== exp/sierra ==
==> flow/design.v (excerpt) <==
module multiplier_logic (
    input  wire        clk,
    input  wire        rst_n,
    input  wire [15:0] a,
    input  wire [15:0] b,
    output reg  [31:0] y
);
==> flow/config.mk <==
export PLATFORM = sky130hd
export DESIGN_NAME = multiplier_logic
export DESIGN_NICKNAME = multiplier_logic
export VERILOG_FILES = /design/flow/design.v
export SDC_FILE = /design/flow/constraint.sdc
export NUM_CORES = 4
export LEC_CHECK = 0
export ABC_AREA = 0
export CAP_MARGIN = 20
export CORE_MARGIN = 2
export CORE_UTILIZATION = 72
export CTS_CLUSTER_DIAMETER = 393
export CTS_CLUSTER_SIZE = 99
export SETUP_SLACK_MARGIN = 0.5
export SLEW_MARGIN = 20
export TNS_END_PERCENT = 10
==> flow/constraint.sdc <==
create_clock -name core_clock -period 2.13 [get_ports {clk}]
set_input_delay 0.4260 -clock core_clock [delete_from_list [all_inputs] [get_ports {clk}]]
set_output_delay 0.4260 -clock core_clock [all_outputs]
set_load 0.01 [all_outputs]
run.sh (not shown) runs the stock make flow with config.mk's settings and CLKGATE_MAP_FILE=.
Status: exp/sierra FAILED at clock tree synthesis (tool error)
What exp/onyx does differently from exp/sierra at the input level:
-- flow/config.mk --
<<< exp/sierra, line 10
>>> exp/onyx, line 10
export CELL_PAD_IN_SITES_DETAIL_PLACEMENT = 0
<<< exp/sierra, line 12
export CTS_CLUSTER_DIAMETER = 393
export CTS_CLUSTER_SIZE = 99
export SETUP_SLACK_MARGIN = 0.5
>>> exp/onyx, line 13
export CTS_CLUSTER_DIAMETER = 211
export CTS_CLUSTER_SIZE = 85
export GPL_ROUTABILITY_DRIVEN = 0
export MIN_ROUTING_LAYER = met1
export PLACE_DENSITY_LB_ADDON = 0.21
export SETUP_SLACK_MARGIN = 0.37
<<< exp/sierra, line 16
export TNS_END_PERCENT = 10
>>> exp/onyx, line 20
export TNS_END_PERCENT = 45
==> flow/constraint.sdc <==
create_clock -name core_clock -period 2.12 [get_ports {clk}]
set_input_delay 0.4240 -clock core_clock [delete_from_list [all_inputs] [get_ports {clk}]]
set_output_delay 0.4240 -clock core_clock [all_outputs]
set_load 0.01 [all_outputs]
## What came out
What ended exp/onyx was a tool error in clock tree synthesis; the run never finished. As far as number of cells in the yosys synthesis report goes, exp/onyx and exp/sierra are indistinguishable; the numbers are identical. exp/sierra -> exp/onyx: synthesized cell count delta 0, exact match. What exp/onyx reported for half-perimeter wire length after detailed placement has to be multiplied by 0.899 to get the figure for exp/sierra. [compare] base=exp/sierra new=exp/onyx: total placed instance area up 2.5%; top-level port count level. Area fraction in full adders, half adders and majority gates came out exactly the same in exp/sierra and exp/onyx. The post-place setup slack of exp/onyx was inferior to that of exp/sierra.
Relative to exp/onyx, the following input files were edited for exp/xenon:
==> flow/config.mk <==
export PLATFORM = sky130hd
export DESIGN_NAME = multiplier_logic
export DESIGN_NICKNAME = multiplier_logic
export VERILOG_FILES = /design/flow/design.v
export SDC_FILE = /design/flow/constraint.sdc
export NUM_CORES = 4
export LEC_CHECK = 0
export CAP_MARGIN = 20
export CORE_MARGIN = 2
export CORE_UTILIZATION = 65
export CTS_CLUSTER_SIZE = 43
export HOLD_SLACK_MARGIN = 0.3
export SETUP_SLACK_MARGIN = -0.28
export SLEW_MARGIN = 20
export TNS_END_PERCENT = 5
==> flow/constraint.sdc <==
create_clock -name core_clock -period 2.9 [get_ports {clk}]
set_input_delay 0.5800 -clock core_clock [delete_from_list [all_inputs] [get_ports {clk}]]
set_output_delay 0.5800 -clock core_clock [all_outputs]
set_load 0.01 [all_outputs]
## What came out
- | exp/xenon | all stages done | FAIL | negative setup slack |
- Re adder-cell share of the synthesized area: no difference whatsoever between exp/xenon and exp/onyx.
- As far as number of synthesized flops with an enable pin goes, exp/onyx and exp/xenon are indistinguishable; the numbers are identical.
- Proportion of synthesized area in mux cells came out exactly the same in exp/xenon and exp/onyx.
- Between exp/xenon and exp/onyx, the area share of and-or/or-and cells after synthesis figures differ only marginally.
- In the flow results for exp/xenon and exp/onyx, the area of the placeable core is larger on exp/xenon.
- From exp/onyx to exp/xenon, synthesized chip area reported by yosys did not move at all.
- Number of cells in the design after placement for exp/xenon: 152 down relative to exp/onyx
- In the metrics for exp/xenon and exp/onyx, the one carrying the higher half-perimeter wire length of the detailed placement result is exp/onyx.
- [compare] base=exp/onyx new=exp/xenon: vertical die dimension +5.1%; row count +3; initial core utilization -7.0 points.
## Diff of input files: exp/garnet against exp/xenon
-- flow/config.mk --
<<< exp/xenon, line 10
export CORE_UTILIZATION = 65
export CTS_CLUSTER_SIZE = 43
export HOLD_SLACK_MARGIN = 0.3
export SETUP_SLACK_MARGIN = -0.28
>>> exp/garnet, line 10
export CORE_UTILIZATION = 40
<<< exp/xenon, line 15
export TNS_END_PERCENT = 5
>>> exp/garnet, line 12
==> flow/constraint.sdc <==
create_clock -name core_clock -period 3.82 [get_ports {clk}]
set_input_delay 0.7640 -clock core_clock [delete_from_list [all_inputs] [get_ports {clk}]]
set_output_delay 0.7640 -clock core_clock [all_outputs]
set_load 0.01 [all_outputs]
--- outcome ---
exp/garnet ran to completion and came out clean on the timing, design-rule and antenna checks.
Sort exp/garnet and exp/xenon by amount of wire on met3 after detailed routing, ascending, and exp/garnet comes first.
[exp/garnet vs exp/xenon] placed wire-length estimate after detailed placement: higher in exp/garnet
[compare] base=exp/xenon new=exp/garnet: count of cells along the worst register-to-register path went up by 2; sequential share of layout area grew by 0.78 points; setup slack after layout +610 ps.
Total negative slack for setup checks: exp/garnet > exp/xenon

---

multiplier_logic again, from the RTL that the note above started with.
export LEC_CHECK = 0
export CAP_MARGIN = 20
export CORE_MARGIN = 2
export CORE_UTILIZATION = 39
export SLEW_MARGIN = 20
create_clock -name core_clock -period 3.82 [get_ports {clk}]
Edit:
--- a/flow/config.mk
+++ b/flow/config.mk
@@ -8 +8,2 @@
-export CAP_MARGIN = 20
+export ABC_AREA = 0
+export CAP_MARGIN = 15
@@ -10 +11,5 @@
-export CORE_UTILIZATION = 39
+export CORE_UTILIZATION = 70
+export CTS_CLUSTER_DIAMETER = 275
+export CTS_CLUSTER_SIZE = 39
+export HOLD_SLACK_MARGIN = -0.07
+export SETUP_SLACK_MARGIN = 0.25
==> flow/constraint.sdc (replaced) <==
create_clock -name core_clock -period 2.15 [get_ports {clk}]
set_input_delay 0.4300 -clock core_clock [delete_from_list [all_inputs] [get_ports {clk}]]
set_output_delay 0.4300 -clock core_clock [all_outputs]
set_load 0.01 [all_outputs]
Outcome: The changed run did not get past clock tree synthesis (4_1_cts) with DPL-0033. Synthesized cell count stays the same. Synthesized area stays the same. Die area shrinks by 44%.
Edit:
--- a/flow/config.mk
+++ b/flow/config.mk
@@ -8,2 +8 @@
-export ABC_AREA = 0
-export CAP_MARGIN = 15
+export CAP_MARGIN = 5
@@ -11,5 +10,3 @@
-export CORE_UTILIZATION = 70
-export CTS_CLUSTER_DIAMETER = 275
-export CTS_CLUSTER_SIZE = 39
-export HOLD_SLACK_MARGIN = -0.07
-export SETUP_SLACK_MARGIN = 0.25
+export CORE_UTILIZATION = 65
+export CTS_CLUSTER_DIAMETER = 28
+export SETUP_SLACK_MARGIN = 0.39
==> flow/constraint.sdc (replaced) <==
create_clock -name core_clock -period 2.69 [get_ports {clk}]
set_input_delay 0.5380 -clock core_clock [delete_from_list [all_inputs] [get_ports {clk}]]
set_output_delay 0.5380 -clock core_clock [all_outputs]
set_load 0.01 [all_outputs]
Outcome: This time the run died in global routing (5_1_grt). Die area is higher by a little under a tenth. Area after synthesis does not change. Synthesized cell count does not change.
Edit:
--- a/flow/config.mk
+++ b/flow/config.mk
@@ -8 +8,2 @@
-export CAP_MARGIN = 5
+export ABC_AREA = 0
+export CAP_MARGIN = 20
@@ -10,3 +11,4 @@
-export CORE_UTILIZATION = 65
-export CTS_CLUSTER_DIAMETER = 28
-export SETUP_SLACK_MARGIN = 0.39
+export CORE_UTILIZATION = 72
+export CTS_CLUSTER_DIAMETER = 393
+export CTS_CLUSTER_SIZE = 99
+export PLACE_DENSITY = 0.41
@@ -13,0 +16 @@
+export TNS_END_PERCENT = 10
==> flow/constraint.sdc (replaced) <==
create_clock -name core_clock -period 2.13 [get_ports {clk}]
set_input_delay 0.4260 -clock core_clock [delete_from_list [all_inputs] [get_ports {clk}]]
set_output_delay 0.4260 -clock core_clock [all_outputs]
set_load 0.01 [all_outputs]
After rerunning: The changed run aborted during global routing (5_1_grt); synthesized area stays the same; die area came out lower by 9.5%; synthesized cell count is unchanged.
Edit:
--- a/flow/config.mk
+++ b/flow/config.mk
@@ -8 +7,0 @@
-export ABC_AREA = 0
@@ -11,4 +10,2 @@
-export CORE_UTILIZATION = 72
-export CTS_CLUSTER_DIAMETER = 393
-export CTS_CLUSTER_SIZE = 99
-export PLACE_DENSITY = 0.41
+export CORE_UTILIZATION = 66
+export SETUP_SLACK_MARGIN = -0.28
@@ -16 +12,0 @@
-export TNS_END_PERCENT = 10
==> flow/constraint.sdc (replaced) <==
create_clock -name core_clock -period 2.9 [get_ports {clk}]
set_input_delay 0.5800 -clock core_clock [delete_from_list [all_inputs] [get_ports {clk}]]
set_output_delay 0.5800 -clock core_clock [all_outputs]
set_load 0.01 [all_outputs]
Result: With this change the flow finished with negative setup slack left; area after synthesis stays the same; die size is higher by about 9%; synthesized cell count does not change.
